==> flow/design.v (excerpt) <==
module mult_top(
	input 							clk, 
	input							rst_n,
	input							pipe_flush,
	input 			[32-1:0] 	mcand,
	input 			[32-1:0] 	mplier,
	input 			[4:0]	 		func,
	output logic 	[32-1:0] 	result
);
For scale: about 7,600 cells after synthesis, roughly 100 I/O pins, about 0.075 mm2 of cells after synthesis.
clock: 8.84 ns
lec_check: 0
cap_margin: 20
core_margin: 2
core_utilization: 72
max_routing_layer: met4
place_density_lb_addon: 0.01
slew_margin: 20
run.sh (not shown) runs the stock make flow with config.mk's settings and CLKGATE_MAP_FILE=.
The starting point never finished: it broke off in 5_1_grt.
Edit:
- CORE_UTILIZATION: 72 -> 67
- MAX_ROUTING_LAYER: met4 -> not set
- PLACE_DENSITY_LB_ADDON: 0.01 -> not set
- clock period: 8.84 -> 11.0 ns (I/O delays scaled with it)
After rerunning:
- The new run ran to the end with no violations
- die size goes up by a little under a tenth
- synthesized area stays the same
- synthesized cell count is unchanged

---

mult_top again, from the RTL that the note above started with.
// mult_top
module mult_top(
	input 							clk, 
	input							rst_n,
	input							pipe_flush,
	input 			[32-1:0] 	mcand,
	input 			[32-1:0] 	mplier,
	input 			[4:0]	 		func,
	output logic 	[32-1:0] 	result
);
	localparam [4:0] ALU_ADD    = 5'h00;
	localparam [4:0] ALU_MUL    = 5'h0a;
	localparam [4:0] ALU_MULH   = 5'h0b;
	localparam [4:0] ALU_MULHSU = 5'h0c;
	localparam [4:0] ALU_MULHU  = 5'h0d;
	logic [32-1:0] mcand_in, mplier_in;
    logic signed [32-1:0] signed_mcand_in, signed_mplier_in;
    logic [2*32-1:0] product_out;
	logic signed [2*32-1:0] signed_product_out;
	logic [4:0] func_d0;
	logic [4:0] func_d1;
	assign mcand_in = mcand;
    assign mplier_in = mplier;
    assign signed_mcand_in = mcand;
    assign signed_mplier_in = mplier;
	always@(posedge clk or negedge rst_n) begin 
		if(~rst_n)begin 
			func_d0 <= ALU_ADD;
			func_d1 <= ALU_ADD;
		end
		else if(pipe_flush)begin
			func_d0 <= ALU_ADD;
			func_d1 <= ALU_ADD;
		end
		else begin
			func_d0 <= func;
			func_d1 <= func_d0;
		end
	end
    always_comb begin
        case(func_d1)
            ALU_MUL:	begin
            	result = signed_product_out[32-1:0];
            end    
            ALU_MULH:	begin
            	result = signed_product_out[2*32-1:32];
            end   
            ALU_MULHSU:	begin
            	result = product_out[2*32-1:32];
            end
            ALU_MULHU:	begin
            	result = product_out[2*32-1:32];
            end  
            default:	begin
            	result = 32'hfacebeec;   
            end    
        endcase
    end
	mult u_mult_signed(
		.clk(clk),
		.rst_n(rst_n),
		.pipe_flush(pipe_flush),
		.a({{32{signed_mcand_in[31]}},signed_mcand_in}),
  ...
export LEC_CHECK = 0
export ABC_AREA = 1
export CAP_MARGIN = 20
export CELL_PAD_IN_SITES_GLOBAL_PLACEMENT = 0
export CORE_ASPECT_RATIO = 0.89
export CORE_MARGIN = 2
export CORE_UTILIZATION = 58
export CTS_CLUSTER_SIZE = 55
export GPL_ROUTABILITY_DRIVEN = 0
export GPL_TIMING_DRIVEN = 0
export MAX_ROUTING_LAYER = met5
export MIN_ROUTING_LAYER = met1
export PLACE_DENSITY_LB_ADDON = 0.21
export SETUP_SLACK_MARGIN = 2.2
export SLEW_MARGIN = 10
create_clock -name core_clock -period 10.0 [get_ports {clk}]
The starting point passed the timing, design-rule and antenna checks.
Rerun with:
==> flow/config.mk (replaced) <==
export PLATFORM = sky130hd
export DESIGN_NAME = mult_top
export DESIGN_NICKNAME = mult_top
export VERILOG_FILES = /design/flow/design.v
export SDC_FILE = /design/flow/constraint.sdc
export NUM_CORES = 4
export LEC_CHECK = 0
export CAP_MARGIN = 20
export CORE_MARGIN = 2
export CORE_UTILIZATION = 71
export CTS_CLUSTER_SIZE = 37
export SETUP_SLACK_MARGIN = 2.49
export SLEW_MARGIN = 20
==> flow/constraint.sdc (replaced) <==
create_clock -name core_clock -period 8.68 [get_ports {clk}]
set_input_delay 1.7360 -clock core_clock [delete_from_list [all_inputs] [get_ports {clk}]]
set_output_delay 1.7360 -clock core_clock [all_outputs]
set_load 0.01 [all_outputs]
After rerunning:
- The changed run never finished: it broke off in global routing
- area after synthesis fell by 4.2%
- die size fell by 21%
- synthesized cell count fell by 17%
Rerun with:
--- a/flow/config.mk
+++ b/flow/config.mk
@@ -10,3 +10,3 @@
-export CORE_UTILIZATION = 71
-export CTS_CLUSTER_SIZE = 37
-export SETUP_SLACK_MARGIN = 2.49
+export CORE_UTILIZATION = 72
+export MAX_ROUTING_LAYER = met4
+export PLACE_DENSITY_LB_ADDON = 0.01
==> flow/constraint.sdc (replaced) <==
create_clock -name core_clock -period 10.5 [get_ports {clk}]
set_input_delay 2.1000 -clock core_clock [delete_from_list [all_inputs] [get_ports {clk}]]
set_output_delay 2.1000 -clock core_clock [all_outputs]
set_load 0.01 [all_outputs]
Effect: With this change the flow produced a clean layout. Area after synthesis stays the same. Die area drops slightly. Synthesized cell count does not change.
Rerun with:
--- a/flow/config.mk
+++ b/flow/config.mk
@@ -10,3 +10 @@
-export CORE_UTILIZATION = 72
-export MAX_ROUTING_LAYER = met4
-export PLACE_DENSITY_LB_ADDON = 0.01
+export CORE_UTILIZATION = 40
==> flow/constraint.sdc (replaced) <==
create_clock -name core_clock -period 13.0 [get_ports {clk}]
set_input_delay 2.6000 -clock core_clock [delete_from_list [all_inputs] [get_ports {clk}]]
set_output_delay 2.6000 -clock core_clock [all_outputs]
set_load 0.01 [all_outputs]
After rerunning: Clock-buffer cell count came out higher by 4; wire length came out lower by 1.9%; global-route usage came out lower by 20 points; worst setup slack gains 0.55 ns; sequential share of layout area came out higher by 0.10 points; final cell count came out higher by 9.4%; die area came out higher by 79%; core utilization came out lower by 36 points.
